## branch umber
==> flow/design.v (excerpt) <==
module SuperBallPickupMasterRotaryChampionDeluxe5(
	input LeftA,
	input LeftB,
	input RightA,
	input RightB,
	input LeftA2,
	input LeftB2,
	input RightA2,
	input RightB2,
	input wire clk,			 
	input wire reset,			 
	output wire [6:0] seg,	 
	output wire [3:0] an,	 
	output wire dp,			 
	output wire [2:0] red,	 
	output wire [2:0] green, 
	output wire [1:0] blue,	 
	output wire hsync,		 
	output wire vsync,			 
	output resetOut
	);
wire segclk;
wire dclk;
assign dp = 1;
wire [15:0] posx;
wire [15:0] posy;
wire [15:0] posx2;
wire [15:0] posy2;
wire moved1;
wire moved2;
RotaryEncoders #(12'd100) rot(.clk(clk),.reset(reset), .LeftA(LeftA),.LeftB(LeftB),.RightA(RightA),.RightB(RightB),.result(posx),.result2(posy),.moved(moved1));
RotaryEncoders #(12'd400) rot2(.clk(clk),.reset(reset), .LeftA(LeftA2),.LeftB(LeftB2),.RightA(RightA2),.RightB(RightB2),.result(posx2),.result2(posy2),.moved(moved2));
clockdiv U1(.clk(clk),.clr(reset),.segclk(segclk),.dclk(dclk));
wire [3:0] score1;
wire [3:0] score2;
vga640x480 U3(.clk(clk),.pix_en(~dclk),.moved(moved1 | moved2),.clr(reset),.hsync(hsync),.vsync(vsync), .posx(posx), .posy(posy),  .posx2(posx2), .posy2(posy2), .red(red),.green(green),.blue(blue),.score1(score1),.score2(score2));
Display outputDisp(.clk(clk),.rst(reset),.A(4'b0001),.B(score1),.C(4'b0010),.D(score2),.numOut(seg),.transistor(an));
assign resetOut = reset;
endmodule
Settings: LEC_CHECK=0, ABC_AREA=0, CAP_MARGIN=0, CELL_PAD_IN_SITES_DETAIL_PLACEMENT=2, CELL_PAD_IN_SITES_GLOBAL_PLACEMENT=3, CORE_ASPECT_RATIO=0.85, CORE_MARGIN=5, CORE_UTILIZATION=65, CTS_CLUSTER_SIZE=36, GPL_ROUTABILITY_DRIVEN=1, MIN_ROUTING_LAYER=met1, PLACE_DENSITY_LB_ADDON=0.12, SETUP_SLACK_MARGIN=-0.24, SLEW_MARGIN=15, TNS_END_PERCENT=90; clock period 6.54 ns.
run.sh (not shown) runs the stock make flow with config.mk's settings and CLKGATE_MAP_FILE=.
branch umber did not make it past 3_1_place_gp_skip_io, where a tool error ended it.
Edits applied to the flow inputs when going from branch umber to branch violet:
Settings: removing MIN_ROUTING_LAYER (formerly met1); changing SETUP_SLACK_MARGIN from -0.24 to 0.77; changing CORE_MARGIN from 5 to 2; removing ABC_AREA (formerly 0); removing TNS_END_PERCENT (formerly 90); changing CORE_UTILIZATION from 65 to 40; removing CORE_ASPECT_RATIO (formerly 0.85); changing CAP_MARGIN from 0 to 20; removing GPL_ROUTABILITY_DRIVEN (formerly 1); removing PLACE_DENSITY_LB_ADDON (formerly 0.12); removing CELL_PAD_IN_SITES_DETAIL_PLACEMENT (formerly 2); changing SLEW_MARGIN from 15 to 20; removing CTS_CLUSTER_SIZE (formerly 36); removing CELL_PAD_IN_SITES_GLOBAL_PLACEMENT (formerly 3); changing the clock period (ns, I/O delays scaled along) from 6.54 to 10.1.
Results
Having completed the whole flow, branch violet delivered a layout that passed the timing, design-rule and antenna checks.
For branch umber, the flow was terminated by a tool error in 3_1_place_gp_skip_io and produced no final design.
As far as cell area after synthesis goes, branch umber and branch violet are indistinguishable; the numbers are identical.
Measured against branch violet, the placement row count of branch umber comes out at 0.72 times the reference value.
Total die size ends up higher on branch violet.
Between branch violet and branch umber, the horizontal die dimension is lower for branch umber.

---

Starting RTL as in the previous note.
==> flow/design.v (excerpt) <==
module SuperBallPickupMasterRotaryChampionDeluxe5(
	input LeftA,
	input LeftB,
	input RightA,
	input RightB,
	input LeftA2,
	input LeftB2,
	input RightA2,
	input RightB2,
	input wire clk,			 
	input wire reset,			 
	output wire [6:0] seg,	 
	output wire [3:0] an,	 
	output wire dp,			 
	output wire [2:0] red,	 
	output wire [2:0] green, 
	output wire [1:0] blue,	 
	output wire hsync,		 
	output wire vsync,			 
	output resetOut
	);
export LEC_CHECK = 0
export ABC_AREA = 1
export CAP_MARGIN = 20
export CORE_MARGIN = 2
export CORE_UTILIZATION = 58
export SLEW_MARGIN = 20
create_clock -name core_clock -period 6.52 [get_ports {clk}]
The first run ran to the end with no violations.
Edit:
ABC_AREA = default   (was 1)
CORE_UTILIZATION = 63   (was 58)
clock period = 11.9 ns   (was 6.52 ns; I/O delays follow)
The new run finished clean.
Flip-flop count stays the same.
Die area fell by about 15%.
Wire length fell by about 9%.
Design area fell by 8.0%.
Hold slack stays flat.
Edit:
CORE_UTILIZATION = 66   (was 63)
CTS_CLUSTER_SIZE = 25   (was default)
SETUP_SLACK_MARGIN = -0.4   (was default)
clock period = 8.69 ns   (was 11.9 ns; I/O delays follow)
=> Power is higher by 40%; wire length is higher by 0.31%; area after synthesis stays the same; core utilization is higher by 2.9 points.
Edit:
CORE_UTILIZATION = 35   (was 66)
CTS_CLUSTER_SIZE = default   (was 25)
SETUP_SLACK_MARGIN = default   (was -0.4)
clock period = 10.1 ns   (was 8.69 ns; I/O delays follow)
What happened:
- wire length drops by 0.66%
- design area climbs by 2.0%
- setup slack gets better by 1.3 ns
- global-route usage drops by 14 points
- synthesized area stays the same
- die area climbs by 87%
- via count drops by 3.0%
- cell count climbs by 13%
- utilization drops by 33 points
- first-iteration DRC count drops by 25%
- synthesized cell count is unchanged
Edit:
CORE_UTILIZATION = 56   (was 35)
SETUP_SLACK_MARGIN = 2.49   (was default)
clock period = 8.69 ns   (was 10.1 ns; I/O delays follow)
The new run finished with timing, DRC and antenna clean. Synthesized cell count stays the same. Final cell count shrinks by 7.7%. Utilization grows by 25 points. Worst setup slack hardly moves. Clock-buffer cell count shrinks by 1. Routed wire length grows by 3.8%.
Edit:
ABC_AREA = 1   (was default)
CORE_UTILIZATION = 57   (was 56)
SETUP_SLACK_MARGIN = 1.63   (was 2.49)
clock period = 6.52 ns   (was 8.69 ns; I/O delays follow)
Outcome:
- setup slack loses 1.1 ns
- sequential share of layout area went down by 2.0 points
- synthesized cell count went up by 35%
- routed wire length went up by 8.6%
- cell count went up by 29%
- power went up by 35%
- global-route usage went up by 0.71 points
- non-clock buffer count went down by 13
- clock skew went down by 0.014 ns
- sequential power went up by 33%
- flip-flop count does not change
Power figures rest on the tool's default switching activity, not on a simulated workload.
